==> flow/design.v <==
module RCServo(clk, rst, RxD_data, RCServo_pulse);
input clk;
input rst;
input [9:0] RxD_data;
output RCServo_pulse;
reg [9:0] RxD_data_reg;
always @(posedge clk) if(rst) RxD_data_reg <= 10'd0; else RxD_data_reg <= RxD_data;
parameter ClkDiv = 195;   
reg [7:0] ClkCount;
reg ClkTick;
always @(posedge clk) if(rst) ClkTick <= 1'b0; else ClkTick <= (ClkCount==ClkDiv-2);  
always @(posedge clk) if(rst) ClkCount <= 8'b0; else if(ClkTick) ClkCount <= 8'b0; else ClkCount <= ClkCount + 1'b1; 
reg [11:0] PulseCount;
always @(posedge clk) if(rst) PulseCount <= 12'b0; else if(ClkTick) PulseCount <= PulseCount + 1'b1;  
reg [9:0] RCServo_position;
always @(posedge clk) if(rst) RCServo_position <= 10'd0; else if(PulseCount==0) RCServo_position <= RxD_data_reg; 
reg RCServo_pulse;
always @(posedge clk) if(rst) RCServo_pulse <= 1'b0; else RCServo_pulse <= (PulseCount < {2'b00,RCServo_position}); 
endmodule
module multiplexerServo(select, normalSort, servoTest, muxOut);
input [0:0] select;		 
input [9:0] normalSort, servoTest;	 
output [9:0] muxOut;	 
reg [9:0] muxOut;	 
parameter normal = 1'b0, test = 1'b1;  
always@(select or normalSort or servoTest)
	begin
		case(select)
			normal:
				begin
				muxOut <= normalSort;	 
				end
			test:
				begin
				muxOut <= servoTest;	 
				end
		endcase
	end
endmodule
module multiplexerFour(select, muxOut, startOut, controllerInput, maintenanceInput, controllerStart, maintenanceStart);
input [0:0] select;	 
input controllerStart, maintenanceStart;	 
input [2:0] controllerInput, maintenanceInput;	 
output startOut;	 
output [2:0] muxOut;	 
reg startOut;
reg [2:0] muxOut;
parameter controller = 1'b0, maintenance = 1'b1; 
always@(select or controllerInput or maintenanceStart or controllerStart or maintenanceInput)
	begin
		case(select)
			controller:
				begin
				startOut <= controllerStart;	 
				muxOut <= controllerInput;	 
				end
			maintenance:
				begin
				startOut <= maintenanceStart;	 
				muxOut <= maintenanceInput;	 
				end
		endcase
	end
endmodule
module multiplexerOutput(select, normalOutput, maintenanceOutput, muxOut);
input [0:0] select;		 
input [2:0] normalOutput, maintenanceOutput;	 
output [2:0] muxOut;	 
reg [2:0] muxOut;	 
parameter normal = 1'b0, maintenance = 1'b1;  
always@(select or normalOutput or maintenanceOutput)
	begin
		case(select)
			normal:
				begin
				muxOut <= normalOutput;	 
				end
			maintenance:
				begin
				muxOut <= maintenanceOutput;	 
				end
		endcase
	end
endmodule
module multiplexerSeven(select, mbedInput, controllerOutput, maintenanceOutput);
input [0:0] select;	 
input [6:0] mbedInput;	 
output [6:0] controllerOutput, maintenanceOutput;	 
reg [6:0] controllerOutput, maintenanceOutput;	 
parameter controller = 1'b0, maintenance = 1'b1;  
always@(select or mbedInput)
	begin
		case(select)
			controller:
				begin
				controllerOutput <= mbedInput;	 
				maintenanceOutput <= 7'b0111111;	 
				end
			maintenance:
				begin
				maintenanceOutput <= mbedInput;	 
				controllerOutput <= 7'b1101110;	 
				end
		endcase
	end
endmodule
module multiplexerThree(select, controllerInput, maintenanceInput, controllerStart, maintenanceStart, startOut, muxOut);
input [0:0] select;
input [0:0] controllerStart, maintenanceStart;
input [1:0] controllerInput, maintenanceInput;
output [0:0] startOut;
output [1:0] muxOut;
reg [0:0] startOut;
reg [1:0] muxOut;
parameter controller = 1'b0, maintenance = 1'b1; 
always@(select or controllerStart or controllerInput or maintenanceStart or maintenanceInput)
	begin
		case(select)
			controller:
				begin
				startOut <= controllerStart;
				muxOut <= controllerInput;
				end
			maintenance:
				begin
				startOut <= maintenanceStart;
				muxOut <= maintenanceInput;
				end
		endcase
	end
endmodule
module controller(clk, rst, mbedInput, mbedOutput, sortStart, sortColour, dispenseStart, dispense, sortCompleteIn, dispenseCompleteIn);
input rst;
input clk;					 
input [6:0] mbedInput;		 
input sortCompleteIn, dispenseCompleteIn;
output [2:0] mbedOutput;	 
output [2:0] sortColour;	 
output [0:0] sortStart, dispenseStart;	 
output [1:0] dispense;		 
reg [6:0] mbedInput_reg;	 
reg [6:0] mbedInputCheck;
reg [0:0] sortStart;
reg [2:0] sortColour;
reg [0:0] dispenseStart;
reg [1:0] dispense;			
reg [2:0] mbedOutput;
reg sortCompleteOut, dispenseCompleteOut;
reg recieved;
reg [15:0] count;
always@(posedge clk)
	if(rst)
		begin
		mbedInput_reg <= 0;
		mbedInputCheck <= 0;
		sortStart <= 0;
		sortColour <= 0;
		dispenseStart <= 0;
		dispense <= 0;
		mbedOutput <= 0;
		sortCompleteOut <= 0;
		dispenseCompleteOut <= 0;
		recieved <= 0;
		count <= 0;
		end
	else
	begin
	if(sortCompleteIn == 1'b1)	 
		begin
		sortCompleteOut <= 1'b1;	 
		end
	if(dispenseCompleteIn == 1'b1)  
		begin
		dispenseCompleteOut <= 1'b1;  
		end
	if(mbedInputCheck != mbedInput)
		begin
		mbedInputCheck <= mbedInput;	 
		mbedInput_reg <= mbedInput;	 
		recieved <= 1'b1;	 
		sortCompleteOut <= 1'b0;	 
		dispenseCompleteOut <= 1'b0;	 
		end
	else
		begin
		if(count >= 50000)	 
			begin
			count <= 16'b0;
			recieved <= 1'b0;
			end
		else
			begin
			count <= count + 1'b1;
			end
		end
	sortStart <= mbedInput_reg[0:0];		 
	sortColour <= mbedInput_reg[3:1];	 
	dispenseStart <= mbedInput_reg[4:4];	 
	dispense <= mbedInput_reg[6:5];		 
	mbedOutput[0:0] <= recieved;		 
	mbedOutput[1:1] <= sortCompleteOut;	 
	mbedOutput[2:2] <= dispenseCompleteOut;	 
	end
endmodule
module dispense(clk, rst, start, dispense, dispenseServoRed, dispenseServoGreenBlue, complete, redLED, greenLED, blueLED);
input rst;
input clk, start;  
input [1:0] dispense;	 
output [9:0] dispenseServoRed, dispenseServoGreenBlue;	 
output complete;
output [0:0] redLED, greenLED, blueLED;
reg [3:0] state;  
reg [9:0] dispenseServoRed, dispenseServoGreenBlue;  
reg [14:0] pause;  
reg [1:0] dispense_reg, dispenseCheck;  
reg complete;
reg [0:0] redLED, greenLED, blueLED;
parameter control = 4'd0, red = 4'd1, redSecond = 4'd2, redThird = 4'd3, green = 4'd4, greenSecond = 4'd5, greenThird = 4'd6, blue = 4'd7, blueSecond = 4'd8, blueThird = 4'd9;
always@(posedge clk)
	if(rst)
		begin
		dispenseServoRed <= 10'd440;
		dispenseServoGreenBlue <= 10'd375;
		state <= 0;
		pause <= 0;
		dispense_reg <= 0;
		dispenseCheck <= 0;
		complete <= 0;
		redLED <= 0;
		greenLED <= 0;
		blueLED <= 0;
		end
	else
	begin
		if(dispense != dispenseCheck)	 
			begin
			dispenseCheck <= dispense;	 
			dispense_reg <= dispense;	 
			complete <= 1'b0;
			end
		if(start == 1'b1)	 
			begin
				case(state)
						control:		 
							begin
							if(dispense_reg == 2'b00)	 
								begin
								dispense_reg <= 2'b11;	 
								state <= red;			 
								end
							else if(dispense_reg == 2'b01)	 
								begin
								dispense_reg <= 2'b11;	 
								state <= green;			 
								end
							else if(dispense_reg == 2'b10)	 
								begin
								dispense_reg <= 2'b11;	 
								state <= blue;			 
								end
							else
								begin
								state <= control;		 
								end
							end
						red:			 
							begin
							redLED <= 1'b1;
							dispenseServoRed <= 10'd200;	 
							state <= redSecond;			 
							end
						redSecond:		 
							begin
							if(pause >= 30000)		 
								begin
								pause <= 15'b0;				 
								dispenseServoRed <= 10'd440;	 
								state <= redThird;
								end
							else
								begin
								pause <= pause + 1'b1;		 
								state <= redSecond;		 
								end
							end
						redThird:
							begin
							if(pause >= 20000)		 
								begin
								pause <= 15'b0;
								complete <= 1'b1;	 
								redLED <= 1'b0;
								state <= control;	 
								end
							else
								begin
								pause <= pause + 1'b1;
								state <= redThird;
								end
							end
						green:			 
							begin
							greenLED <= 1'b1;
							dispenseServoGreenBlue <= 10'd355;
							if(pause >= 15000)		 
								begin
								pause <= 15'b0;
								state <= greenSecond;				 
								end
							else
								begin
								pause <= pause + 1'b1;
								state <= green;
								end						
							end
						greenSecond:	 
							begin
							dispenseServoGreenBlue <= 10'd590;	 
							if(pause >= 20000)		 
								begin
								pause <= 15'b0;				 
								state <= greenThird;
								end
							else
								begin
								pause <= pause + 1'b1;		 
								state <= greenSecond;	 
								end
							end
						greenThird:
							begin
							dispenseServoGreenBlue <= 10'd375;	 
							if(pause >= 20000)		 
								begin
								pause <= 15'b0;
								complete <= 1'b1;	 
								greenLED <= 1'b0;
								state <= control;	 
								end
							else
								begin
								pause <= pause + 1'b1;
								state <= greenThird;
								end
							end
						blue:			 
							begin
							blueLED <= 1'b1;
							dispenseServoGreenBlue <= 10'd395;
							if(pause >= 15000)		 
								begin
								pause <= 15'b0;
								state <= blueSecond;			 
								end
							else
								begin
								pause <= pause + 1'b1;
								state <= blue;
								end
							end
						blueSecond:		 
							begin
							dispenseServoGreenBlue <= 10'd10;	 
							if(pause >= 20000)			 
								begin
								pause <= 15'b0;					 
								state <= blueThird;
								end
							else
								begin
								pause <= pause + 1'b1;		 
								state <= blueSecond;	 
								end
							end
						blueThird:
							begin
								dispenseServoGreenBlue <= 10'd375;	 
								if(pause >= 20000)		 
								begin
								pause <= 15'b0;
								complete <= 1'b1;	 
								blueLED <= 1'b0;
								state <= control;	 
								end
							else
								begin
								pause <= pause + 1'b1;
								state <= blueThird;
								end
							end
				endcase
			end
	end	
endmodule
module sort(clk, rst, start, colour, sortServoRedBlue, sortServoGreenOther, sortServoBinRecycle, liftUp, liftDown, complete, redLED, greenLED, blueLED);
input rst;
input clk, start;
input [2:0] colour;
output [9:0] sortServoRedBlue, sortServoGreenOther, sortServoBinRecycle;
output [0:0] liftUp, liftDown;
output complete;
output [0:0] redLED, greenLED, blueLED;
reg [9:0] sortServoRedBlue, sortServoGreenOther, sortServoBinRecycle;
reg [0:0] liftUp, liftDown;
reg [3:0] state;
reg [16:0] pause;
reg [2:0] colour_reg, colourCheck;
reg complete;
reg [0:0] redLED, greenLED, blueLED;
parameter colourSense = 4'd0, red = 4'd1, redSecond = 4'd2, green = 4'd3, greenSecond = 4'd4,
		  blue = 4'd5, blueSecond = 4'd6, bin = 4'd7, binSecond = 4'd8, binThird = 4'd9,
		  recycle = 4'd10, recycleSecond = 4'd11, recycleThird = 4'd12, lift = 4'd13, liftTwo = 4'd14, liftThree = 4'd15;
always@(posedge clk)
	if(rst)
		begin
		sortServoRedBlue <= 10'd355;
		sortServoGreenOther <= 10'd340;
		sortServoBinRecycle <= 10'd580;
		liftUp <= 1'b1;
		liftDown <= 1'b0;
		state <= 0;
		pause <= 0;
		colour_reg <= 0;
		colourCheck <= 0;
		complete <= 0;
		redLED <= 0;
		greenLED <= 0;
		blueLED <= 0;
		end
	else
	begin
		if(colour != colourCheck)
				begin
					colourCheck <= colour;
					colour_reg <= colour;
					complete <= 1'b0;
				end
		if(start == 1'b1)
			begin
				case(state)
					colourSense:					 
						begin
							if(colour_reg == 3'b000)	 
								begin
								colour_reg <= 3'b111;	 
								state <= red;
								end
							else if(colour_reg == 3'b001)  
								begin
								colour_reg <= 3'b111;	 
								state <= green;
								end
							else if(colour_reg == 3'b010)	 
								begin
								colour_reg <= 3'b111;	 
								state <= blue;
								end
							else if(colour_reg == 3'b011)	 
								begin
								colour_reg <= 3'b111;	 
								state <= bin;
								end
							else if(colour_reg == 3'b100)	 
								begin
								colour_reg <= 3'b111;	 
								state <= recycle;
								end
							else if(colour_reg == 3'b101)	 
								begin
								colour_reg <= 3'b111;	 
								state <= lift;
								end
							else
								begin
								state <= colourSense;
								end
						end
					red:							 
						begin
						redLED <= 1'b1;
						sortServoRedBlue <= 10'd570;   
							if(pause >= 20000)		 
								begin
								pause <= 17'b0;                  
								sortServoRedBlue <= 10'd355;     
								state <= redSecond;  
								end
							else
								begin
								pause <= pause + 1'b1;	 
								state <= red;	 
								end                    
						end
					redSecond:
						begin
						if(pause >= 5000)		 
							begin
							pause <= 17'b0;
							complete <= 1'b1;	 
							redLED <= 1'b0;
							state <= colourSense;  
							end
						else
							begin
							pause <= pause + 1'b1;
							state <= redSecond;
							end
						end
					green:							 
						begin
						greenLED <= 1'b1;
						sortServoGreenOther <= 10'd70; 	 
							if(pause >= 20000)		 
								begin
								pause <= 17'b0;
								sortServoGreenOther <= 10'd340;	 
								state <= greenSecond;			 
								end
							else						 
								begin
								pause <= pause + 1'b1;	 
								state <= green;			 
								end				 
						end
					greenSecond:
						begin
						if(pause >= 5000)		 
							begin
							pause <= 17'b0;
							complete <= 1'b1;	 
							greenLED <= 1'b0;
							state <= colourSense;  
							end
						else
							begin
							pause <= pause + 1'b1;	 
							state <= greenSecond;	 
							end	
						end
					blue:							 
						begin
						blueLED <= 1'b1;
						sortServoRedBlue <= 10'd185;   
							if(pause >= 20000)	 
								begin
								pause <= 17'b0;                  
								sortServoRedBlue <= 10'd355;     
								state <= blueSecond;
								end
							else
								begin
								pause <= pause + 1'b1;	 
								state <= blue;	 
								end					
						end
					blueSecond:
						begin
						if(pause >= 5000)	 
							begin
							pause <= 17'b0;
							complete <= 1'b1;	 
							blueLED <= 1'b0;
							state <= colourSense;		 
							end
						else
							begin
							pause <= pause + 1'b1;
							state <= blueSecond;
							end
						end
					bin:							 
						begin
						sortServoGreenOther <= 10'd560;	 
						sortServoBinRecycle <= 10'd350;	 
							if(pause >= 20000)	 
								begin
								pause <= 17'b0;																
								sortServoGreenOther <= 10'd340;	 
								state <= binSecond;	 
								end
							else
								begin
								pause <= pause + 1'b1;	 
								state <= bin;	 
								end			
						end
					binSecond:
						begin
						if(pause >= 20000)	 
								begin
								pause <= 17'b0;
								sortServoBinRecycle <= 10'd580;	 
								state <= binThird;
								end
							else
								begin
								pause <= pause + 1'b1;	 
								state <= binSecond;	 
								end
						end
					binThird:
						begin
						if(pause >= 5000)	 
							begin
							pause <= 17'b0;
							complete <= 1'b1;	 
							state <= colourSense;			 
							end
						else
							begin
							pause <= pause + 1'b1;
							state <= binThird;
							end
						end
					recycle:						 
						begin
						sortServoGreenOther <= 10'd560;	 
						sortServoBinRecycle <= 10'd580;	 
							if(pause >= 20000)	 
								begin
								pause <= 17'b0;								
								sortServoGreenOther <= 10'd340;	 
								state <= recycleSecond;		 
								end
							else
								begin
								pause <= pause + 1'b1;	 
								state <= recycle;	 
								end										
						end
					recycleSecond:
						begin
						if(pause >= 20000)	 
							begin
							pause <= 17'b0;
							sortServoBinRecycle <= 10'd350;	 
							state <= recycleThird;
							end
						else
							begin
							pause <= pause + 1'b1;	 
							state <= recycleSecond;	 
							end	
						end
					recycleThird:
						begin
						if(pause >= 5000)		 
							begin
							pause <= 17'b0;
							complete <= 1'b1;	 
							state <= colourSense;	 
							end
						else
							begin
							pause <= pause + 1'b1;
							state <= recycleThird;
							end
						end
					lift:				 
						begin
						liftUp <= 1'b0; 
						liftDown <= 1'b0; 
						if(pause >= 100000)	 
							begin
							pause <= 17'b0;
							state <= liftTwo;	 
							end
						else
							begin
							pause <= pause + 1'b1;
							state <= lift;
							end
						end
					liftTwo:
						begin
						liftUp <= 1'b1; 
						liftDown <= 1'b0; 
						if(pause >= 10000)		 
							begin
							pause <= 17'b0;
							state <= liftThree;
							end
						else
							begin
							pause <= pause + 1'b1;
							state <= liftTwo;
							end
						end
					liftThree:
						begin
						liftUp <= 1'b1;  
						liftDown <= 1'b1; 
						if(pause >= 100000)		 
							begin
							pause <= 17'b0;
							liftUp <= 1'b1; 
							liftDown <= 1'b0; 
							complete <= 1'b1;	 
							state <= colourSense;
							end
						else
							begin
							pause <= pause + 1'b1;
							state <= liftThree;
							end
						end
				endcase
		end
	end
endmodule
module maintenance(clk, rst, inputSignal, results, sortStart, dispenseStart, sortColour, dispense, sortComplete, dispenseComplete,
			selectRedBlue, selectGreenOther, selectBinRecycle, selectRed, selectGreenBlue, positionRedBlue, positionGreenOther, positionBinRecycle, positionRed, positionGreenBlue, state);
input rst;
input clk;
input [6:0] inputSignal;
input sortComplete, dispenseComplete;
output [2:0] results;
output [2:0] sortColour;	 
output sortStart, dispenseStart;	 
output [1:0] dispense;		 
output [9:0] positionRedBlue, positionGreenOther, positionBinRecycle, positionRed, positionGreenBlue;
output selectRedBlue, selectGreenOther, selectBinRecycle, selectRed, selectGreenBlue;
output [4:0] state;
reg [4:0] state;
reg [0:0] start;
reg [5:0] controlSignal;
reg [5:0] controlSignal_reg;
reg [5:0] controlSignalCheck;
reg [2:0] sortColour;
reg sortStart, dispenseStart;
reg [1:0] dispense;
reg [2:0] results;
reg [0:0] complete;
reg [0:0] received;
reg [14:0] pause;
reg [15:0] count;
reg [9:0] positionRedBlue, positionGreenOther, positionBinRecycle, positionRed, positionGreenBlue;
reg selectRedBlue, selectGreenOther, selectBinRecycle, selectRed, selectGreenBlue;
parameter control = 5'd0, binHopper = 5'd1, dispenseRed = 5'd2, dispenseGreen = 5'd3, dispenseBlue = 5'd4,
		  testRedBlueLeft = 5'd5, testRedBlueCentre = 5'd6, testRedBlueRight = 5'd7, testGreenOtherUp = 5'd8,
		  testGreenOtherCentre = 5'd9, testGreenOtherDown = 5'd10, testBinRecycleLeft = 5'd11,
		  testBinRecycleRight = 5'd12, testRedPush = 5'd13, testRedHome = 5'd14, testGreenBlueLeft = 5'd15,
		  testGreenBlueCentre = 5'd16, testGreenBlueRight = 5'd17, maintenanceEND = 5'd18;
always@(posedge clk)
	if(rst) results <= 3'b0; else
	begin
	results[0:0] <= received;
	results[1:1] <= complete;
	results[2:2] <= 1'b0;
	end
always@(posedge clk)
	if(rst)
		begin
		dispense <= 2'b11;
		sortColour <= 3'b111;
		state <= 0;
		pause <= 0;
		count <= 0;
		start <= 0;
		controlSignal <= 0;
		controlSignal_reg <= 0;
		controlSignalCheck <= 0;
		sortStart <= 0;
		dispenseStart <= 0;
		complete <= 0;
		received <= 0;
		positionRedBlue <= 0;
		positionGreenOther <= 0;
		positionBinRecycle <= 0;
		positionRed <= 0;
		positionGreenBlue <= 0;
		selectRedBlue <= 0;
		selectGreenOther <= 0;
		selectBinRecycle <= 0;
		selectRed <= 0;
		selectGreenBlue <= 0;
		end
	else
	begin
		controlSignal <= inputSignal[5:0];	 
		start <= inputSignal[6:6];			 
		if(controlSignal != controlSignalCheck)	 
			begin
			controlSignalCheck <= controlSignal;	 
			controlSignal_reg <= controlSignal;		 
			received <= 1'b1;	 
			complete <= 1'b0;	 
			end
		else if(count == 50000)	 
			begin
			count <= 16'b0;
			received <= 1'b0;
			end
		else
			begin
			count <= count + 1'b1;
			end
		if(start)	 
			begin
				case(state)
					control:
						begin
							if(controlSignal_reg == 6'b000001)	 
								begin
								controlSignal_reg <= 6'b111111;	 
								state <= binHopper;
								end
							else if(controlSignal_reg == 6'b000010)	 
								begin
								controlSignal_reg <= 6'b111111;	 
								state <= dispenseRed;
								end
							else if(controlSignal_reg == 6'b000011)	 
								begin
								controlSignal_reg <= 6'b111111;	 
								state <= dispenseGreen;
								end
							else if(controlSignal_reg == 6'b000100)	 
								begin
								controlSignal_reg <= 6'b111111;	 
								state <= dispenseBlue;
								end
							else if(controlSignal_reg == 6'b000101)	 
								begin
								controlSignal_reg <= 6'b111111;	 
								state <= testRedBlueLeft;
								end
							else if(controlSignal_reg == 6'b000110)	 
								begin
								controlSignal_reg <= 6'b111111;	 
								state <= testRedBlueCentre;
								end
							else if(controlSignal_reg == 6'b000111)	 
								begin
								controlSignal_reg <= 6'b111111;	 
								state <= testRedBlueRight;
								end
							else if(controlSignal_reg == 6'b001000)	 
								begin
								controlSignal_reg <= 6'b111111;	 
								state <= testGreenOtherUp;
								end
							else if(controlSignal_reg == 6'b001001)	 
								begin
								controlSignal_reg <= 6'b111111;	 
								state <= testGreenOtherCentre;
								end
							else if(controlSignal_reg == 6'b001010)	 
								begin
								controlSignal_reg <= 6'b111111;	 
								state <= testGreenOtherDown;
								end
							else if(controlSignal_reg == 6'b001011)	 
								begin
								controlSignal_reg <= 6'b111111;	 
								state <= testBinRecycleLeft;
								end
							else if(controlSignal_reg == 6'b001100)	 
								begin
								controlSignal_reg <= 6'b111111;	 
								state <= testBinRecycleRight;
								end
							else if(controlSignal_reg == 6'b001101)	 
								begin
								controlSignal_reg <= 6'b111111;	 
								state <= testRedPush;	
								end
							else if(controlSignal_reg == 6'b001110)	 
								begin
								controlSignal_reg <= 6'b111111;	 
								state <= testRedHome;
								end
							else if(controlSignal_reg == 6'b001111)	 
								begin
								controlSignal_reg <= 6'b111111;	 
								state <= testGreenBlueLeft;
								end
							else if(controlSignal_reg == 6'b010000)	 
								begin
								controlSignal_reg <= 6'b111111;	 
								state <= testGreenBlueCentre;
								end
							else if(controlSignal_reg == 6'b010001)	 
								begin
								controlSignal_reg <= 6'b111111;	 
								state <= testGreenBlueRight;
								end
							else if(controlSignal_reg == 6'b010010)	 
								begin
								controlSignal_reg <= 6'b111111;	 
								state <= maintenanceEND;
								end
							else		 
								begin
								state <= control;
								end
						end
					binHopper:			 
						begin
						sortStart <= 1'b1;	 
						sortColour <= 3'b011;	 
						if(sortComplete)	 
							begin
							sortColour <= 3'b111;	 
							sortStart <= 1'b0;		 
							complete <= 1'b1;		 
							state <= control;		
							end
						else				 
							begin
							state <= binHopper;
							end
						end
					dispenseRed:		 
						begin
						dispenseStart <= 1'b1;	 
						dispense <= 2'b00;		 
						if(dispenseComplete)	 
							begin
							dispense <= 2'b11;	 
							dispenseStart <= 1'b0;	 
							complete <= 1'b1;	 
							state <= control;	 
							end
						else
							begin
							state <= dispenseRed;	 
							end
						end
					dispenseGreen:		 
						begin
						dispenseStart <= 1'b1;	 
						dispense <= 2'b01;		 
						if(dispenseComplete)	 
							begin
							dispense <= 2'b11;	 
							dispenseStart <= 1'b0;	 
							complete <= 1'b1;	 
							state <= control;	 
							end
						else
							begin
							state <= dispenseGreen;	 
							end
						end
					dispenseBlue:		 
						begin
						dispenseStart <= 1'b1;	 
						dispense <= 2'b10;		 
						if(dispenseComplete)	 
							begin
							dispense <= 2'b11;	 
							dispenseStart <= 1'b0;	 
							complete <= 1'b1;	 
							state <= control;	 
							end
						else
							begin
							state <= dispenseBlue;  
							end
						end
					testRedBlueLeft:
						begin
						selectRedBlue <= 1'b1;
						positionRedBlue <= 10'd570;	 
						if(pause == 25000)	 
							begin
							pause <= 15'b0;	 
							complete <= 1'b1;
							state <= control;	 
							end
						else
							begin
							pause <= pause + 1'b1;
							state <= testRedBlueLeft;
							end
						end
					testRedBlueCentre:
						begin
						selectRedBlue <= 1'b1;
						positionRedBlue <= 10'd355;	 
						if(pause == 25000)	 
							begin
							pause <= 15'b0;	 
							complete <= 1'b1;
							state <= control;	 
							end
						else
							begin
							pause <= pause + 1'b1;	 
							state <= testRedBlueCentre;	 
							end
						end
					testRedBlueRight:
						begin
						selectRedBlue <= 1'b1;
						positionRedBlue <= 10'd185;	 
						if(pause == 25000)	 
							begin
							pause <= 15'b0;	 
							complete <= 1'b1;
							state <= control;	 
							end
						else
							begin
							pause <= pause + 1'b1;	 
							state <= testRedBlueRight;	 
							end
						end
					testGreenOtherUp:
						begin
						selectGreenOther <= 1'b1;
						positionGreenOther <= 10'd560;	 
						if(pause == 25000)	 
							begin
							pause <= 15'b0;	 
							complete <= 1'b1;
							state <= control;	 
							end
						else
							begin
							pause <= pause + 1'b1;	 
							state <= testGreenOtherUp;	 
							end
						end
					testGreenOtherCentre:
						begin
						selectGreenOther <= 1'b1;
						positionGreenOther <= 10'd340;	 
						if(pause == 25000)	 
							begin
							pause <= 15'b0;	 
							complete <= 1'b1;
							state <= control;	 
							end
						else
							begin
							pause <= pause + 1'b1;	 
							state <= testGreenOtherCentre;	 
							end
						end
					testGreenOtherDown:
						begin
						selectGreenOther <= 1'b1;
						positionGreenOther <= 10'd70;	 
						if(pause == 25000)	 
							begin
							pause <= 15'b0;	 
							complete <= 1'b1;
							state <= control;	 
							end
						else
							begin
							pause <= pause + 1'b1;	 
							state <= testGreenOtherDown;	 
							end
						end
					testBinRecycleLeft:
						begin
						selectBinRecycle <= 1'b1;
						positionBinRecycle <= 10'd350;	 
						if(pause == 25000)	 
							begin
							pause <= 15'b0;	 
							complete <= 1'b1;
							state <= control;	 
							end
						else
							begin
							pause <= pause + 1'b1;	 
							state <= testBinRecycleLeft;	 
							end
						end
					testBinRecycleRight:
						begin
						selectBinRecycle <= 1'b1;
						positionBinRecycle <= 10'd580;	 
						if(pause == 25000)	 
							begin
							pause <= 15'b0;	 
							complete <= 1'b1;
							state <= control;	 
							end
						else
							begin
							pause <= pause + 1'b1;	 
							state <= testBinRecycleRight;	 
							end
						end
					testRedPush:
						begin
						selectRed <= 1'b1;
						positionRed <= 10'd200;	 
						if(pause == 25000)	 
							begin
							pause <= 15'b0;	 
							complete <= 1'b1;
							state <= control;	 
							end
						else
							begin
							pause <= pause + 1'b1;	 
							state <= testRedPush;	 
							end
						end
					testRedHome:
						begin
						selectRed <= 1'b1;
						positionRed <= 10'd440;	 
						if(pause == 25000)	 
							begin
							pause <= 15'b0;	 
							complete <= 1'b1;
							state <= control;	 
							end
						else
							begin
							pause <= pause + 1'b1;	 
							state <= testRedHome;	 
							end
						end
					testGreenBlueLeft:
						begin
						selectGreenBlue <= 1'b1;
						positionGreenBlue <= 10'd550;	 
						if(pause == 25000)	 
							begin
							pause <= 15'b0;	 
							complete <= 1'b1;
							state <= control;	 
							end
						else
							begin
							pause <= pause + 1'b1;	 
							state <= testGreenBlueLeft;	 
							end
						end
					testGreenBlueCentre:
						begin
						selectGreenBlue <= 1'b1;
						positionGreenBlue <= 10'd355;	 
						if(pause == 25000)	 
							begin
							pause <= 15'b0;	 
							complete <= 1'b1;
							state <= control;	 
							end
						else
							begin
							pause <= pause + 1'b1;	 
							state <= testGreenBlueCentre;	 
							end
						end
					testGreenBlueRight:
						begin
						selectGreenBlue <= 1'b1;
						positionGreenBlue <= 10'd10;	 
						if(pause == 25000)	 
							begin
							pause <= 15'b0;	 
							complete <= 1'b1;
							state <= control;	 
							end
						else
							begin
							pause <= pause + 1'b1;	 
							state <= testGreenBlueRight;	 
							end
						end
					maintenanceEND:
						begin
						selectRedBlue <= 1'b1;
						selectGreenOther <= 1'b1;
						selectBinRecycle <= 1'b1;
						selectRed <= 1'b1;
						selectGreenBlue <= 1'b1;
						positionRedBlue <= 10'd355;
						positionGreenOther <= 10'd355;
						positionBinRecycle <= 10'd580;
						positionRed <= 10'd440;
						positionGreenBlue <= 10'd355;
						if(pause == 25000)	 
							begin
							pause <= 15'b0;
							selectRedBlue <= 1'b0;
							selectGreenOther <= 1'b0;
							selectBinRecycle <= 1'b0;
							selectRed <= 1'b0;
							selectGreenBlue <= 1'b0;
							complete <= 1'b1;
							state <= control;
							end
						else
							begin
							pause <= pause + 1'b1;
							state <= maintenanceEND;
							end
						end
				endcase
			end
	end
endmodule
module System(
	clk,
	rst,
	mbed,
	select,
	GreenBlueServoOut,
	RedServoOut,
	BinRecycleServoOut,
	RedBlueServoOut,
	GreenOtherServoOut,
	dispenseBlueLED,
	dispenseComplete,
	dispenseGreenLED,
	dispenseRedLED,
	mainState,
	mbedOutput,
	results,
	sortBlueLED,
	sortComplete,
	sortGreenLED,
	sortRedLED
);
input	clk;
input	rst;
input	[6:0] mbed;
input	[0:0] select;
output	GreenBlueServoOut;
output	RedServoOut;
output	BinRecycleServoOut;
output	RedBlueServoOut;
output	GreenOtherServoOut;
output	[0:0] dispenseBlueLED;
output	[0:0] dispenseComplete;
output	[0:0] dispenseGreenLED;
output	[0:0] dispenseRedLED;
output	[4:0] mainState;
output	[2:0] mbedOutput;
output	[2:0] results;
output	[0:0] sortBlueLED;
output	[0:0] sortComplete;
output	[0:0] sortGreenLED;
output	[0:0] sortRedLED;
wire	[1:0] conDispenseColour;
wire	[0:0] conDispenseStart;
wire	[2:0] conSortColour;
wire	[0:0] conSortStart;
wire	[2:0] controllerOutput;
wire	[0:0] dispenseComplete_ALTERA_SYNTHESIZED;
wire	[9:0] mainBinRecycle;
wire	[1:0] mainDispenseColour;
wire	[0:0] maindispenseStart;
wire	[9:0] mainGreenBlue;
wire	[9:0] mainGreenOther;
wire	[9:0] mainRed;
wire	[9:0] mainRedBlue;
wire	[2:0] mainSortColour;
wire	[0:0] mainSortStart;
wire	[2:0] maintenanceOutput;
wire	[9:0] normalBinRecycle;
wire	[9:0] normalGreenBlue;
wire	[9:0] normalGreenOther;
wire	[9:0] normalRed;
wire	[9:0] normalRedBlue;
wire	[0:0] selectBinRecycle;
wire	[0:0] selectGreenBlue;
wire	[0:0] selectGreenOther;
wire	[0:0] selectRed;
wire	[0:0] selectRedBlue;
wire	[0:0] sortComplete_ALTERA_SYNTHESIZED;
wire	[0:0] startSort;
wire	[9:0] SYNTHESIZED_WIRE_0;
wire	[9:0] SYNTHESIZED_WIRE_1;
wire	[9:0] SYNTHESIZED_WIRE_2;
wire	[2:0] SYNTHESIZED_WIRE_3;
wire	[6:0] SYNTHESIZED_WIRE_4;
wire	[6:0] SYNTHESIZED_WIRE_5;
wire	[0:0] SYNTHESIZED_WIRE_6;
wire	[1:0] SYNTHESIZED_WIRE_7;
wire	[9:0] SYNTHESIZED_WIRE_8;
wire	[9:0] SYNTHESIZED_WIRE_9;
RCServo	b2v_BinRecycleServo(.clk(clk),.rst(rst),
.RxD_data(SYNTHESIZED_WIRE_0),.RCServo_pulse(BinRecycleServoOut));
defparam	b2v_BinRecycleServo.ClkDiv = 4;
multiplexerServo	b2v_BinRecycleServoMux(.normalSort(normalBinRecycle),
.select(selectBinRecycle),.servoTest(mainBinRecycle),.muxOut(SYNTHESIZED_WIRE_0));
defparam	b2v_BinRecycleServoMux.normal = 'b0;
defparam	b2v_BinRecycleServoMux.test = 'b1;
RCServo	b2v_GreenBlueServo(.clk(clk),.rst(rst),
.RxD_data(SYNTHESIZED_WIRE_1),.RCServo_pulse(GreenBlueServoOut));
defparam	b2v_GreenBlueServo.ClkDiv = 4;
multiplexerServo	b2v_GreenBlueServoMux(.normalSort(normalGreenBlue),
.select(selectGreenBlue),.servoTest(mainGreenBlue),.muxOut(SYNTHESIZED_WIRE_1));
defparam	b2v_GreenBlueServoMux.normal = 'b0;
defparam	b2v_GreenBlueServoMux.test = 'b1;
RCServo	b2v_GreenOtherServo(.clk(clk),.rst(rst),
.RxD_data(SYNTHESIZED_WIRE_2),.RCServo_pulse(GreenOtherServoOut));
defparam	b2v_GreenOtherServo.ClkDiv = 4;
multiplexerServo	b2v_GreenOtherServoMux(.normalSort(normalGreenOther),
.select(selectGreenOther),.servoTest(mainGreenOther),.muxOut(SYNTHESIZED_WIRE_2));
defparam	b2v_GreenOtherServoMux.normal = 'b0;
defparam	b2v_GreenOtherServoMux.test = 'b1;
sort	b2v_inst(.clk(clk),.rst(rst),
.start(startSort),.colour(SYNTHESIZED_WIRE_3),.complete(sortComplete_ALTERA_SYNTHESIZED),.blueLED(sortBlueLED),.greenLED(sortGreenLED),.redLED(sortRedLED),.sortServoBinRecycle(normalBinRecycle),.sortServoGreenOther(normalGreenOther),.sortServoRedBlue(normalRedBlue));
defparam	b2v_inst.bin = 'b0111;
defparam	b2v_inst.binSecond = 'b1000;
defparam	b2v_inst.binThird = 'b1001;
defparam	b2v_inst.blue = 'b0101;
defparam	b2v_inst.blueSecond = 'b0110;
defparam	b2v_inst.colourSense = 'b0000;
defparam	b2v_inst.green = 'b0011;
defparam	b2v_inst.greenSecond = 'b0100;
defparam	b2v_inst.recycle = 'b1010;
defparam	b2v_inst.recycleSecond = 'b1011;
defparam	b2v_inst.recycleThird = 'b1100;
defparam	b2v_inst.red = 'b0001;
defparam	b2v_inst.redSecond = 'b0010;
multiplexerFour	b2v_inst11(.controllerStart(conSortStart),
.maintenanceStart(mainSortStart),.controllerInput(conSortColour),.maintenanceInput(mainSortColour),.select(select),.startOut(startSort),.muxOut(SYNTHESIZED_WIRE_3));
defparam	b2v_inst11.controller = 'b0;
defparam	b2v_inst11.maintenance = 'b1;
multiplexerOutput	b2v_inst12(.maintenanceOutput(maintenanceOutput),
.normalOutput(controllerOutput),.select(select),.muxOut(mbedOutput));
defparam	b2v_inst12.maintenance = 'b1;
defparam	b2v_inst12.normal = 'b0;
multiplexerThree	b2v_inst17(.controllerInput(conDispenseColour),
.controllerStart(conDispenseStart),.maintenanceInput(mainDispenseColour),.maintenanceStart(maindispenseStart),.select(select),.muxOut(SYNTHESIZED_WIRE_7),.startOut(SYNTHESIZED_WIRE_6));
defparam	b2v_inst17.controller = 'b0;
defparam	b2v_inst17.maintenance = 'b1;
maintenance	b2v_inst2(.clk(clk),.rst(rst),
.sortComplete(sortComplete_ALTERA_SYNTHESIZED),.dispenseComplete(dispenseComplete_ALTERA_SYNTHESIZED),.inputSignal(SYNTHESIZED_WIRE_4),.sortStart(mainSortStart),.dispenseStart(maindispenseStart),.selectRedBlue(selectRedBlue),.selectGreenOther(selectGreenOther),.selectBinRecycle(selectBinRecycle),.selectRed(selectRed),.selectGreenBlue(selectGreenBlue),.dispense(mainDispenseColour),.positionBinRecycle(mainBinRecycle),.positionGreenBlue(mainGreenBlue),.positionGreenOther(mainGreenOther),.positionRed(mainRed),.positionRedBlue(mainRedBlue),.results(maintenanceOutput),.sortColour(mainSortColour),.state(mainState));
defparam	b2v_inst2.binHopper = 'b00001;
defparam	b2v_inst2.control = 'b00000;
defparam	b2v_inst2.dispenseBlue = 'b00100;
defparam	b2v_inst2.dispenseGreen = 'b00011;
defparam	b2v_inst2.dispenseRed = 'b00010;
defparam	b2v_inst2.maintenanceEND = 'b10010;
defparam	b2v_inst2.testBinRecycleLeft = 'b01011;
defparam	b2v_inst2.testBinRecycleRight = 'b01100;
defparam	b2v_inst2.testGreenBlueCentre = 'b10000;
defparam	b2v_inst2.testGreenBlueLeft = 'b01111;
defparam	b2v_inst2.testGreenBlueRight = 'b10001;
defparam	b2v_inst2.testGreenOtherCentre = 'b01001;
defparam	b2v_inst2.testGreenOtherDown = 'b01010;
defparam	b2v_inst2.testGreenOtherUp = 'b01000;
defparam	b2v_inst2.testRedBlueCentre = 'b00110;
defparam	b2v_inst2.testRedBlueLeft = 'b00101;
defparam	b2v_inst2.testRedBlueRight = 'b00111;
defparam	b2v_inst2.testRedHome = 'b01110;
defparam	b2v_inst2.testRedPush = 'b01101;
controller	b2v_inst3(.clk(clk),.rst(rst),
.sortCompleteIn(sortComplete_ALTERA_SYNTHESIZED),.dispenseCompleteIn(dispenseComplete_ALTERA_SYNTHESIZED),.mbedInput(SYNTHESIZED_WIRE_5),.dispense(conDispenseColour),.dispenseStart(conDispenseStart),.mbedOutput(controllerOutput),.sortColour(conSortColour),.sortStart(conSortStart));
multiplexerSeven	b2v_inst4(.mbedInput(mbed),
.select(select),.controllerOutput(SYNTHESIZED_WIRE_5),.maintenanceOutput(SYNTHESIZED_WIRE_4));
defparam	b2v_inst4.controller = 'b0;
defparam	b2v_inst4.maintenance = 'b1;
dispense	b2v_inst6(.clk(clk),.rst(rst),
.start(SYNTHESIZED_WIRE_6),.dispense(SYNTHESIZED_WIRE_7),.complete(dispenseComplete_ALTERA_SYNTHESIZED),.blueLED(dispenseBlueLED),.dispenseServoGreenBlue(normalGreenBlue),.dispenseServoRed(normalRed),.greenLED(dispenseGreenLED),.redLED(dispenseRedLED));
defparam	b2v_inst6.blue = 'b0111;
defparam	b2v_inst6.blueSecond = 'b1000;
defparam	b2v_inst6.blueThird = 'b1001;
defparam	b2v_inst6.control = 'b0000;
defparam	b2v_inst6.green = 'b0100;
defparam	b2v_inst6.greenSecond = 'b0101;
defparam	b2v_inst6.greenThird = 'b0110;
defparam	b2v_inst6.red = 'b0001;
defparam	b2v_inst6.redSecond = 'b0010;
defparam	b2v_inst6.redThird = 'b0011;
RCServo	b2v_RedBlueServo(.clk(clk),.rst(rst),
.RxD_data(SYNTHESIZED_WIRE_8),.RCServo_pulse(RedBlueServoOut));
defparam	b2v_RedBlueServo.ClkDiv = 4;
multiplexerServo	b2v_RedBlueServoMux(.normalSort(normalRedBlue),
.select(selectRedBlue),.servoTest(mainRedBlue),.muxOut(SYNTHESIZED_WIRE_8));
defparam	b2v_RedBlueServoMux.normal = 'b0;
defparam	b2v_RedBlueServoMux.test = 'b1;
RCServo	b2v_RedServo(.clk(clk),.rst(rst),
.RxD_data(SYNTHESIZED_WIRE_9),.RCServo_pulse(RedServoOut));
defparam	b2v_RedServo.ClkDiv = 4;
multiplexerServo	b2v_RedServoMux(.normalSort(normalRed),
.select(selectRed),.servoTest(mainRed),.muxOut(SYNTHESIZED_WIRE_9));
defparam	b2v_RedServoMux.normal = 'b0;
defparam	b2v_RedServoMux.test = 'b1;
assign	dispenseComplete = dispenseComplete_ALTERA_SYNTHESIZED;
assign	results = maintenanceOutput;
assign	sortComplete = sortComplete_ALTERA_SYNTHESIZED;
endmodule
==> flow/run.sh <==
#!/bin/bash
# the make line also repeats each setting of config.mk as NAME=value (left out here)
make -C /OpenROAD-flow-scripts/flow DESIGN_CONFIG=/design/flow/config.mk WORK_HOME=/design/flow/orfs CLKGATE_MAP_FILE= finish
==> flow/config.mk <==
export PLATFORM = sky130hd
export DESIGN_NAME = System
export DESIGN_NICKNAME = System
export VERILOG_FILES = /design/flow/design.v
export SDC_FILE = /design/flow/constraint.sdc
export NUM_CORES = 4
export LEC_CHECK = 0
export ABC_AREA = 1
export CAP_MARGIN = 20
export CORE_MARGIN = 2
export CORE_UTILIZATION = 72
export CTS_CLUSTER_SIZE = 74
export PLACE_DENSITY_LB_ADDON = 0.07
export SETUP_SLACK_MARGIN = 2.09
export SLEW_MARGIN = 20
==> flow/constraint.sdc <==
create_clock -name core_clock -period 7.29 [get_ports {clk}]
set_input_delay 1.4580 -clock core_clock [delete_from_list [all_inputs] [get_ports {clk}]]
set_output_delay 1.4580 -clock core_clock [all_outputs]
set_load 0.01 [all_outputs]
==> results of run 1 <==
## metal layers
layer	vias to the layer above	GRT usage, %	share of wire, %
met5	-	0	0
met2	475	52.8	49
met1	7754	37.4	44
met3	91	4.52	5.3
met4	0	9.37	2.4
li1	8466	-	-
## metrics by stage
step | cells | power, mW | worst slack (ns)
4_1_cts | 2956 | 4.68 | 2.58
5_1_grt | 2956 | 4.82 | 2.45
2_1_floorplan | 2571 | 2.56 | 3.92
3_3_place_gp | 2884 | 2.63 | 2.62
6_report | 2956 | 4.67 | 2.55
3_5_place_dp | 2884 | 2.65 | 2.59
## final cells by class
cell class	instances	area, um2
multi-input cells	1754	8990
flip-flops and latches	400	8010
fillers	1760	4880
inverters	364	1370
clock buffers	59	1180
well taps	330	413
repair buffers	36	348
clock inverters	13	136
==> metrics.csv, run 1 <==
metric,value,unit
Post-synth EDFFs,0,
Synth warnings,10,
Switching Fraction,23.7,%
peak supply drop,0.000238,V
Num CTS Buffers,40,
"Cell Chain, Critical Path","clkdlybuf4s50_1, inv_2, nand2_1, nand2_1, clkdlybuf4s50_1",
vias per cell,5.68,
MUX share of area,0,%
CP Launch Type,primary input,
Rel. slew slack,42.1,%
clk root buf,clkbuf_16,
crit path DRT,5.83,ns
"Net Count, Synth",2650,
run status,finished clean,
Comb power frac,6.7,%
Tmin final,4.74,ns
Die X,165,um
H-tree depth,2,
Finished Cell Area,20400,um2
placed instance area,19100,um2
hpwl dp,27500,um
hold path depth,2,
Basic Gates by Area,28.6,%
largest power group,registers,
Logic power comb,0.314,mW
delay of the slowest cell on the worst path,0.75,ns
Synth logic family,simple AND/OR/NAND/NOR gates,
syn avg cell area,7.25,um2
grt total ovfl,0,
post-layout util,80.7,%
async set-reset flop share out of synthesis,0,%
most common cell in the synthesized netlist,nand2_1,
Worst-Margin Slew,0.868,ns
crit-path leading delay family,buffers and inverters,
antenna cell count,0,
I/O pin total,34,
CP Capture Type,primary output,
TritonRoute pass-1 iters,7,
"Slowest-stage cell, CP",clkdlybuf4s50_1,
FF-to-FF setup slack,5.01,ns
cell type with the largest total area,dfxtp_1,
pwr dens,228,nW/um2
min-delay src,b2v_inst3.recieved,
Synth area leaders,"dfxtp_1 43%, nand2_1 9.2%, nor2_1 7.6%",
site row count,58,
Syn Std Cell Area,18600,um2
via count,16800,
largest net degree at the start of global routing,90,
top_reg_cell synth,dfxtp_1,
Crit Path Category,in2out,
cells in synth_stat.txt,2571,
hold-fix buffers at CTS,0,
area delta synth->final,9.74,%
Crit Reg-Reg Endpoint,b2v_inst2.dispense[0],
yosys xor share,2.30,%
Complex Gates by Area,12.7,%
fin crit share,65.0,%
DRC Markers,0,
"Hold Violations, Final",0,
setup bufs post-CTS,0,
first-pass GRT wire length,68500,um
Tot GR Track Use,29.8,%
Worst Hold Endpoint,b2v_inst3.mbedOutput[0],
"Buf+Inv Stages, Crit Path",3,
FP Util,73.6,%
DR WL/cell,13.7,um
WL final,40400,um
initial antenna violation count,0,
Critical Path Sink,mbedOutput[1],
HP Class,reg2reg,
reg2reg path depth,5,
Final Skew,0.0133,ns
Final #Nets,2675,
Adder Area Share,4.63,%
Worst-path clk slew,0.06,ns
GP Congestion,0.910,
post-synthesis cell count,2571,
fin. max-slew vios,0,
register share after synthesis,43.0,%
Clock power frac,44.1,%
Routed Antenna Nets,0,
Starting DRT DRC Count,1514,
clk pwr,2.06,mW
Die Y,165,um
TritonCTS clock tree,built,
Die ar.,27200,um2
max-capacitance violation count,0,
Synth cell types,55,
vias in the first global route,15600,
Setup Viol. Count Final,0,
YS chip area,18600,um2
P_sw,1.10,mW
Core Region,25300,um2
RSZ-0062 raised after global routing,false,
Worst Setup SP,select[0],
number of gates resized after CTS,0,
sequential share of power,49.2,%
CP Depth,5,
setup TNS,0,ns
Flops after synth,400,
Leakage Power,8.37,nW
Max-area cell share,43.0,%
Port Buf Inserts,32,
clk sinks,400,
Tool Warnings,47,
CP arrival,3.28,ns
reg2reg start,b2v_inst2.start,
worst-skew pair later-pin latency,0.54,ns
sequential power,2.29,mW
cell-internal power,3.56,mW
synth cell count leaders,"456 x nand2_1, 400 x dfxtp_1, 377 x nor2_1, 351 x inv_1, 172 x a21oi_1",
f_max,211,MHz
Hold Slack,0.421,ns
Bufs on Longest Clock Path,3,
crit path max fanout,19,
==> run 2: changes to the inputs <==
Settings changed: ABC_AREA 1 to unset, CORE_ASPECT_RATIO set to 1.8, CORE_UTILIZATION 72 to 70, CTS_CLUSTER_SIZE 74 to 89, PLACE_DENSITY_LB_ADDON 0.07 to 0.12, SETUP_SLACK_MARGIN 2.09 to -0.17.
Clock period 7.29 ns to 1.74 ns, I/O delays scaled along.
==> run 2 against run 1 <==
- the layout now fails its checks (negative setup slack)
- hold slack worse by 0.30 ns
- sequential power increased to 4.2 times the previous value
- first-iteration DRC count fell by 34%
- total power went up to 4.1 times the previous value
- routed wire length is 8.7% higher
- combinational power went up to 3.7 times the previous value
- synthesized area fell by 5.8%
- non-clock buffer count grew 211
- clock skew rose by 0.0043 ns
- final area increased by 4.1%
- largest power group unchanged
==> metrics.csv, run 2 <==
metric,value,unit,change
Post-Layout Cell Count,2562,,"was 2,956"
Die Y,216,um,was 165 um
Post-synth EDFFs,0,,unchanged
cell type with the largest total area,dfxtp_1,,unchanged
via count,15400,,"was 16,800"
top_reg_cell synth,dfxtp_1,,unchanged
Flops after synth,400,,unchanged
Num CTS Buffers,37,,was 40
Crit Path Category,reg2reg,,was in2out
Synth warnings,10,,unchanged
placed instance area,19600,um2,"was 19,100 um2"
Adder Area Share,4.92,%,was 4.63%
reg2reg path depth,7,,was 5
"Buf+Inv Stages, Crit Path",1,,was 3
sequential share of power,49.4,%,was 49.2%
Final #Nets,2296,,"was 2,675"
Logic power comb,1.17,mW,was 0.314 mW
reg2reg start,b2v_inst3.mbedInput_reg[5],,was b2v_inst2.start
clk pwr,8.58,mW,was 2.06 mW
register share after synthesis,45.6,%,was 43.0%
syn avg cell area,8.74,um2,was 7.25 um2
Tmin final,2.07,ns,
WL final,43900,um,"was 40,400 um"
antenna cell count,0,,unchanged
DR WL/cell,17.1,um,was 13.7 um
post-layout util,86.6,%,was 80.7%
first-pass GRT wire length,70700,um,"was 68,500 um"
Worst-Margin Slew,0.607,ns,was 0.868 ns
clk root buf,clkbuf_16,,unchanged
run status,finished with violations,,was finished clean
hold path depth,2,,unchanged
cell-internal power,14.8,mW,was 3.56 mW
Starting DRT DRC Count,994,,"was 1,514"
DRC Markers,0,,unchanged
FF-to-FF setup slack,-0.33,ns,was 5.01 ns
GP Congestion,0.912,,was 0.910
largest power group,registers,,unchanged
Bufs on Longest Clock Path,3,,unchanged
H-tree depth,2,,unchanged
area delta synth->final,21.2,%,was 9.74%
"Slowest-stage cell, CP",or4_1,,was clkdlybuf4s50_1
SO Faults,negative setup slack,,
delay of the slowest cell on the worst path,0.51,ns,was 0.75 ns
RSZ-0062 raised after global routing,true,,was false
largest net degree at the start of global routing,67,,was 90
max-capacitance violation count,0,,unchanged
Leakage Power,8.65,nW,was 8.37 nW
crit path DRT,2.21,ns,was 5.83 ns
Hold Slack,0.116,ns,was 0.421 ns
Post-Place Cells,2488,,"was 2,884"
Routed Antenna Nets,0,,unchanged
sequential power,9.53,mW,was 2.29 mW
site row count,77,,was 58
CP Launch Type,register,,was primary input
Switching Fraction,23.0,%,was 23.7%
Basic Gates by Area,22.6,%,was 28.6%
vias per cell,5.99,,was 5.68
initial antenna violation count,0,,unchanged
crit path max fanout,15,,was 19
Clock power frac,44.5,%,was 44.1%
Tot GR Track Use,32.3,%,was 29.8%
I/O pin total,34,,unchanged
Finished Cell Area,21300,um2,"was 20,400 um2"
FP Util,71.5,%,was 73.6%
grt total ovfl,0,,unchanged
Syn Std Cell Area,17600,um2,"was 18,600 um2"
Tool Warnings,50,,was 47
Max-area cell share,45.6,%,was 43.0%
post-synthesis cell count,2009,,"was 2,571"
Final Skew,0.0176,ns,was 0.0133 ns
"Net Count, Synth",2088,,"was 2,650"
TritonRoute pass-1 iters,6,,was 7
HP Class,in2reg,,was reg2reg
peak supply drop,0.00134,V,was 0.000238 V
most common cell in the synthesized netlist,dfxtp_1,,was nand2_1
Critical Path Sink,b2v_inst3.count[13],,was mbedOutput[1]
Complex Gates by Area,11.3,%,was 12.7%
crit-path leading delay family,simple AND/OR/NAND/NOR gates,,was buffers and inverters
synth cell count leaders,"400 x dfxtp_1, 334 x nor2_1, 144 x nand2_1, 132 x a21oi_1, 99 x xor2_1",,"was 456 x nand2_1, 400 x dfxtp_1, 377 x nor2_1, 351 x inv_1, 172 x a21oi_1"
Synth logic family,simple AND/OR/NAND/NOR gates,,unchanged
"Hold Violations, Final",0,,unchanged
fin crit share,119,%,was 65.0%
fin. max-slew vios,0,,unchanged
vias in the first global route,15500,,"was 15,600"
Worst-path clk slew,0.06,ns,about the same
Synth cell types,74,,was 55
yosys xor share,7.33,%,was 2.30%
Worst Setup SP,b2v_inst3.mbedInput_reg[5],,was select[0]
Rel. slew slack,59.1,%,was 42.1%
Synth area leaders,"dfxtp_1 46%, nor2_1 7.1%, xor2_1 4.9%",,"was dfxtp_1 43%, nand2_1 9.2%, nor2_1 7.6%"
TritonCTS clock tree,built,,unchanged
MUX share of area,4.20,%,was 0%
worst-skew pair later-pin latency,0.55,ns,was 0.54 ns
CP arrival,2.54,ns,was 3.28 ns
CP Depth,7,,was 5
Core Region,24600,um2,"was 25,300 um2"
async set-reset flop share out of synthesis,0,%,unchanged
Port Buf Inserts,32,,unchanged
CP Capture Type,register,,was primary output
Setup Viol. Count Final,85,,was 0
min-delay src,rst,,was b2v_inst3.recieved
pwr dens,906,nW/um2,was 228 nW/um2
cells in synth_stat.txt,2009,,"was 2,571"
hpwl dp,28900,um,"was 27,500 um"
P_sw,4.43,mW,was 1.10 mW
Crit Reg-Reg Endpoint,b2v_inst3.count[13],,was b2v_inst2.dispense[0]
Die ar.,26400,um2,"was 27,200 um2"
Worst Hold Endpoint,b2v_inst2.count[11],,was b2v_inst3.mbedOutput[0]
Die X,122,um,was 165 um
setup ws final,-0.328,ns,was 2.55 ns
"Cell Chain, Critical Path","xor2_1, or4_4, o211ai_2, nand4_4, buf_12, or4_1, a21oi_1",,"was clkdlybuf4s50_1, inv_2, nand2_1, nand2_1, clkdlybuf4s50_1"
f_max,484,MHz,
YS chip area,17600,um2,"was 18,600 um2"
clk sinks,400,,unchanged
Comb power frac,6.1,%,was 6.7%
setup TNS,-10.30,ns,was 0 ns
run 2: timing repair:
item                                   in CTS  in global routing
cloned                                      0                  4
setup endpoints to repair                  68                 72
gates resized                              32                 51
endpoints found under the hold margin       0                  0
hold buffers                                0                  0
pin swaps                                   9                 30
buffers inserted                            3                  5
run 2: routing by layer:
layer	GRT usage, %	vias up	routed length, um
li1	-	7315	-
met1	32.9	7334	15800
met2	62.0	510	24000
met3	4.55	195	1810
met4	16.5	0	2280
met5	0	-	0
run 2: layout make-up:
class,count,area (um2)
Multi-Input combinational cell,1435,9180
Sequential cell,400,8010
Fill cell,1340,3290
Timing Repair Buffer,247,2050
Clock buffer,50,1070
Tap cell,316,395
Inverter,96,360
Clock inverter,18,215
run 2: through the flow:
step	worst slack [ns]	power, mW
after global routing	-0.382	19.8
final	-0.328	19.3
after floorplan	-0.273	10.4
after global placement	-0.817	10.8
after CTS	-0.364	19.3
after detailed placement	-0.913	10.8
==> run 3: changes to the inputs <==
Settings changed: CELL_PAD_IN_SITES_GLOBAL_PLACEMENT set to 2, CORE_ASPECT_RATIO 1.8 to unset, CORE_UTILIZATION 70 to 44, CTS_CLUSTER_DIAMETER set to 41, CTS_CLUSTER_SIZE 89 to 59, GPL_TIMING_DRIVEN set to 1, HOLD_SLACK_MARGIN set to -0.07, PLACE_DENSITY_LB_ADDON 0.12 to unset, SETUP_SLACK_MARGIN -0.17 to 0.84, SLEW_MARGIN 20 to 10, TNS_END_PERCENT set to 20.
Clock period 1.74 ns to 5.91 ns, I/O delays scaled along.
==> run 3 against run 2 <==
- the run now finishes clean
- routed wire length shrank 12%
- first-iteration DRC count shrank 39%
- hold slack improved by 0.32 ns
- critical path depth fell by 4
==> metrics.csv, run 3 <==
metric,value,unit,change
setup bufs post-CTS,0,,was 3
Worst Hold Endpoint,b2v_inst2.results[0],,was b2v_inst2.count[11]
site row count,73,,was 77
P_sw,1.61,mW,was 4.43 mW
Bufs on Longest Clock Path,3,,unchanged
delay of the slowest cell on the worst path,0.66,ns,was 0.51 ns
Crit Reg-Reg Endpoint,b2v_inst2.pause[10],,was b2v_inst3.count[13]
Complex Gates by Area,11.3,%,unchanged
"Net Count, Synth",2088,,unchanged
worst-skew pair later-pin latency,0.56,ns,was 0.55 ns
f_max,257,MHz,
post-placement setup slack,1.73,ns,was -0.913 ns
Worst path most repeated cell,clkdlybuf4s50_1,,
sequential share of power,39.1,%,was 49.4%
reg2reg start,b2v_inst2.state[4],,was b2v_inst3.mbedInput_reg[5]
Tmin final,3.88,ns,
Post-synth EDFFs,0,,unchanged
MUX share of area,4.20,%,unchanged
M3 GR Usage,4.44,%,was 4.55%
Port Buf Inserts,32,,unchanged
"Hold Violations, Final",0,,unchanged
Final Skew,0.0191,ns,was 0.0176 ns
cell type with the largest total area,dfxtp_1,,unchanged
Post-Place Cells,2495,,"was 2,488"
crit-path leading delay family,buffers and inverters,,was simple AND/OR/NAND/NOR gates
hpwl dp,25900,um,"was 28,900 um"
Switching Fraction,22.3,%,was 23.0%
met1 GRT Util,26.0,%,was 32.9%
antenna cell count,0,,unchanged
pwr dens,348,nW/um2,was 906 nW/um2
HP Class,reg2reg,,was in2reg
hold-fix buffers at CTS,0,,unchanged
first-pass GRT wire length,65200,um,"was 70,700 um"
clk sinks,400,,unchanged
setup TNS,0,ns,was -10.30 ns
GP Congestion,0.792,,was 0.912
Synth logic family,simple AND/OR/NAND/NOR gates,,unchanged
vias per cell,5.15,,was 5.99
WL final,38600,um,"was 43,900 um"
FF-to-FF setup slack,3.17,ns,was -0.33 ns
Worst Setup SP,select[0],,was b2v_inst3.mbedInput_reg[5]
YS chip area,17600,um2,unchanged
peak supply drop,0.000301,V,was 0.00134 V
Leakage Power,8.01,nW,was 8.65 nW
Critical Path Sink,mbedOutput[1],,was b2v_inst3.count[13]
most common cell in the synthesized netlist,dfxtp_1,,unchanged
TritonCTS clock tree,built,,unchanged
Routed Antenna Nets,0,,unchanged
Rel. slew slack,35.3,%,was 59.1%
max-capacitance violation count,0,,unchanged
run status,finished clean,,was finished with violations
FP Util,44.4,%,was 71.5%
via count,13500,,"was 15,400"
Synth warnings,10,,unchanged
initial antenna violation count,0,,unchanged
area delta synth->final,17.9,%,was 21.2%
crit path max fanout,7,,was 15
CP arrival,2.70,ns,was 2.54 ns
sequential power,2.82,mW,was 9.53 mW
DR WL/cell,14.7,um,was 17.1 um
CP Depth,3,,was 7
H-tree depth,3,,was 2
post-synthesis cell count,2009,,unchanged
Core Region,39500,um2,"was 24,600 um2"
Die Y,204,um,was 216 um
Worst-Margin Slew,0.963,ns,was 0.607 ns
synth cell count leaders,"400 x dfxtp_1, 334 x nor2_1, 144 x nand2_1, 132 x a21oi_1, 99 x xor2_1",,unchanged
Tot GR Track Use,19.0,%,was 32.3%
"Cell Chain, Critical Path","clkdlybuf4s50_1, mux2_2, clkdlybuf4s50_1",,"was xor2_1, or4_4, o211ai_2, nand4_4, buf_12, or4_1, a21oi_1"
hold path depth,2,,unchanged
vias in the first global route,12900,,"was 15,500"
TritonRoute pass-1 iters,4,,was 6
largest net degree at the start of global routing,71,,was 67
Synth area leaders,"dfxtp_1 46%, nor2_1 7.1%, xor2_1 4.9%",,unchanged
CP Launch Type,primary input,,was register
fin. max-slew vios,0,,unchanged
Final #Nets,2121,,"was 2,296"
Max-area cell share,45.6,%,unchanged
DRC Markers,0,,unchanged
Flops after synth,400,,unchanged
Adder Area Share,4.92,%,unchanged
Worst-path clk slew,0.05,ns,was 0.06 ns
crit path DRT,4.73,ns,was 2.21 ns
RSZ-0062 raised after global routing,false,,was true
clk pwr,4.11,mW,was 8.58 mW
Die X,204,um,was 122 um
min-delay src,b2v_inst2.received,,was rst
"Slowest-stage cell, CP",clkdlybuf4s50_1,,was or4_1
GR peak layer,met2,,unchanged
fin crit share,65.7,%,was 119%
Num CTS Buffers,68,,was 37
setup ws final,2.03,ns,was -0.328 ns
"Buf+Inv Stages, Crit Path",2,,was 1
top_reg_cell synth,dfxtp_1,,unchanged
cells in synth_stat.txt,2009,,unchanged
Synth cell types,74,,unchanged
grt total ovfl,0,,unchanged
CP Capture Type,primary output,,was register
largest power group,the clock network,,was registers
syn avg cell area,8.74,um2,unchanged
Design Power,7.20,mW,was 19.3 mW
Basic Gates by Area,22.6,%,unchanged
Syn Std Cell Area,17600,um2,unchanged
yosys xor share,7.33,%,unchanged
number of gates resized after CTS,0,,was 32
register share after synthesis,45.6,%,unchanged
Tool Warnings,49,,was 50
Setup Viol. Count Final,0,,was 85
Post-Layout Cell Count,2620,,"was 2,562"
Comb power frac,3.8,%,was 6.1%
reg2reg path depth,5,,was 7
I/O pin total,34,,unchanged
Die ar.,41500,um2,"was 26,400 um2"
async set-reset flop share out of synthesis,0,%,unchanged
clk root buf,clkbuf_16,,unchanged
Clock power frac,57.1,%,was 44.5%
met2 usage,29.4,%,was 62.0%
cell-internal power,5.59,mW,was 14.8 mW
Logic power comb,0.273,mW,was 1.17 mW
Crit Path Category,in2out,,was reg2reg
Starting DRT DRC Count,609,,was 994
[run 3: area by class of cell]
class | instances | area, um2
clock inverter | 36 | 465
timing repair buffer | 44 | 408
tap | 525 | 657
fill | 3717 | 18800
sequential | 400 | 8010
clock buffer | 87 | 1960
inverter | 96 | 360
multi-input combinational | 1432 | 8850
[run 3: per-layer routing]
metal  wire length, um  vias to the layer above
met5                 0                        -
met4               826                        0
met3              1890                       63
met2             16700                      199
met1             19100                     6199
li1                  -                     7020
[run 3: stage by stage]
step,cell area (um2),hold WS [ns],util (%)
after global placement,18300,0.427,46.2
after CTS,20700,0.444,52.3
after global routing,20700,0.466,52.3
final,20700,0.436,52.3
after floorplan,17600,0.405,-
after detailed placement,18300,0.423,46.2
==> run 4: changes to the inputs <==
Settings changed: CELL_PAD_IN_SITES_GLOBAL_PLACEMENT 2 to unset, CORE_UTILIZATION 44 to 60, CTS_CLUSTER_DIAMETER 41 to unset, CTS_CLUSTER_SIZE 59 to unset, GPL_TIMING_DRIVEN 1 to unset, HOLD_SLACK_MARGIN -0.07 to unset, PLACE_DENSITY_LB_ADDON set to 0.12, SETUP_SLACK_MARGIN 0.84 to -0.17, SLEW_MARGIN 10 to 20, TNS_END_PERCENT 20 to unset.
Clock period 5.91 ns to 1.74 ns, I/O delays scaled along.
==> run 4 against run 3 <==
- count of clock-buffer cells in the layout shrank 32
- total power grew to 2.9 times the previous value
- register-to-register slack lost 3.5 ns
- sequential share of layout area shrank 1.1 points
- largest power group unchanged
- setup slack lost 2.4 ns
- now fails the layout checks on negative setup slack
- die size shrank 26%
==> metrics.csv, run 4 <==
metric,value,unit,change
crit path DRT,2.20,ns,was 4.73 ns
YS chip area,17600,um2,unchanged
CP arrival,2.54,ns,was 2.70 ns
run status,finished with violations,,was finished clean
Post-Place Cells,2535,,"was 2,495"
Complex Gates by Area,11.3,%,unchanged
HP Class,in2reg,,was reg2reg
CP Depth,7,,was 3
MUX share of area,4.20,%,unchanged
most common cell in the synthesized netlist,dfxtp_1,,unchanged
Post-Layout Cell Count,2609,,"was 2,620"
clk root buf,clkbuf_16,,unchanged
cell-internal power,16.2,mW,was 5.59 mW
cell type with the largest total area,dfxtp_1,,unchanged
Port Buf Inserts,32,,unchanged
Synth cell types,74,,unchanged
grt total ovfl,0,,unchanged
worst-skew pair later-pin latency,0.53,ns,was 0.56 ns
TritonRoute pass-1 iters,5,,was 4
Max-area cell share,45.6,%,unchanged
Adder Area Share,4.92,%,unchanged
sequential share of power,46.3,%,was 39.1%
H-tree depth,2,,was 3
clk pwr,9.97,mW,was 4.11 mW
fin. max-slew vios,0,,unchanged
f_max,480,MHz,
WL final,38400,um,"was 38,600 um"
Worst Setup SP,b2v_inst3.mbedInput_reg[5],,was select[0]
Syn Std Cell Area,17600,um2,unchanged
Clock power frac,48.4,%,was 57.1%
largest power group,the clock network,,unchanged
Final #Nets,2275,,"was 2,121"
yosys xor share,7.33,%,unchanged
pwr dens,967,nW/um2,was 348 nW/um2
Rel. slew slack,64.6,%,was 35.3%
reg2reg start,b2v_inst3.mbedInput_reg[5],,was b2v_inst2.state[4]
top_reg_cell synth,dfxtp_1,,unchanged
FF-to-FF setup slack,-0.35,ns,was 3.17 ns
Design Power,20.6,mW,was 7.20 mW
Comb power frac,5.3,%,was 3.8%
peak supply drop,0.000804,V,was 0.000301 V
reg2reg path depth,7,,was 5
Final Skew,0.00968,ns,was 0.0191 ns
crit path max fanout,33,,was 7
Basic Gates by Area,22.6,%,unchanged
Synth logic family,simple AND/OR/NAND/NOR gates,,unchanged
Synth area leaders,"dfxtp_1 46%, nor2_1 7.1%, xor2_1 4.9%",,unchanged
"Hold Violations, Final",0,,unchanged
max-capacitance violation count,0,,unchanged
register share after synthesis,45.6,%,unchanged
synth cell count leaders,"400 x dfxtp_1, 334 x nor2_1, 144 x nand2_1, 132 x a21oi_1, 99 x xor2_1",,unchanged
Worst-path clk slew,0.06,ns,was 0.05 ns
crit-path leading delay family,simple AND/OR/NAND/NOR gates,,was buffers and inverters
cells in synth_stat.txt,2009,,unchanged
via count,14500,,"was 13,500"
hold-fix buffers at CTS,0,,unchanged
Die ar.,30600,um2,"was 41,500 um2"
"Buf+Inv Stages, Crit Path",1,,was 2
Starting DRT DRC Count,855,,was 609
"Slowest-stage cell, CP",or4_1,,was clkdlybuf4s50_1
Worst Hold Endpoint,b2v_BinRecycleServo.RCServo_pulse,,was b2v_inst2.results[0]
"Cell Chain, Critical Path","xor2_1, or4_4, o211ai_2, nand4_4, buf_12, or4_1, a21oi_1",,"was clkdlybuf4s50_1, mux2_2, clkdlybuf4s50_1"
Setup Viol. Count Final,62,,was 0
P_sw,4.35,mW,was 1.61 mW
Crit Path Category,reg2reg,,was in2out
first-pass GRT wire length,64000,um,"was 65,200 um"
Bufs on Longest Clock Path,3,,unchanged
initial antenna violation count,0,,unchanged
sequential power,9.53,mW,was 2.82 mW
Logic power comb,1.10,mW,was 0.273 mW
antenna cell count,0,,unchanged
Core Region,28800,um2,"was 39,500 um2"
largest net degree at the start of global routing,55,,was 71
vias in the first global route,13800,,"was 12,900"
Die X,175,um,was 204 um
setup TNS,-9.15,ns,was 0 ns
Tmin final,2.09,ns,
"Net Count, Synth",2088,,unchanged
Leakage Power,8.59,nW,was 8.01 nW
Synth warnings,10,,unchanged
hpwl dp,26100,um,"was 25,900 um"
hold path depth,3,,was 2
DR WL/cell,14.7,um,about the same
async set-reset flop share out of synthesis,0,%,unchanged
Die Y,175,um,was 204 um
Worst-Margin Slew,0.531,ns,was 0.963 ns
GP Congestion,0.889,,was 0.792
I/O pin total,34,,unchanged
TritonCTS clock tree,built,,unchanged
setup ws final,-0.345,ns,was 2.03 ns
post-synthesis cell count,2009,,unchanged
RSZ-0062 raised after global routing,true,,was false
Num CTS Buffers,42,,was 68
syn avg cell area,8.74,um2,unchanged
Switching Fraction,21.1,%,was 22.3%
Critical Path Sink,b2v_inst3.count[3],,was mbedOutput[1]
clk sinks,400,,unchanged
Flops after synth,400,,unchanged
min-delay src,rst,,was b2v_inst2.received
site row count,62,,was 73
DRC Markers,0,,unchanged
area delta synth->final,21.4,%,was 17.9%
Crit Reg-Reg Endpoint,b2v_inst3.count[3],,was b2v_inst2.pause[10]
Tool Warnings,50,,was 49
Post-synth EDFFs,0,,unchanged
SO Faults,negative setup slack,,
Tot GR Track Use,24.7,%,was 19.0%
FP Util,61.0,%,was 44.4%
CP Launch Type,register,,was primary input
Routed Antenna Nets,0,,unchanged
fin crit share,120,%,was 65.7%
CP Capture Type,register,,was primary output
delay of the slowest cell on the worst path,0.51,ns,was 0.66 ns
vias per cell,5.55,,was 5.15
## run 4: stage by stage
step / setup WS (ns) / area, um2 / util (%) / hold WS, ns
floorplan: -0.273 / 17600 / - / 0.405
global placement: -0.762 / 19500 / 67.8 / 0.425
detailed placement: -0.830 / 19500 / 67.8 / 0.421
CTS: -0.350 / 21100 / 73.3 / 0.306
global route: -0.429 / 21300 / 74.0 / 0.345
finish: -0.345 / 21300 / 74.0 / 0.337
## run 4: repair_timing
item / 4_1_cts / 5_1_grt
buffers inserted: 2 / 1
cloned: 0 / 3
endpoints found under the setup margin: 58 / 54
pin swaps: 7 / 23
resized: 19 / 41
## run 4: metal layers
metal | vias up | share of wire, % | track usage [%]
met4 | 0 | 3.2 | 9.06
met2 | 320 | 48 | 42.4
met1 | 6782 | 45 | 31.7
met3 | 104 | 4.1 | 3.24
li1 | 7285 | - | -
met5 | - | 0 | 0
## run 4: layout make-up
class | instances | area [um2]
multi-input cells | 1435 | 9100
flip-flops and latches | 400 | 8010
fillers | 2117 | 7480
repair buffers | 221 | 1790
clock buffers | 55 | 1210
well taps | 384 | 480
inverters | 96 | 360
clock inverters | 18 | 353
Power and IR drop assume default switching activity.
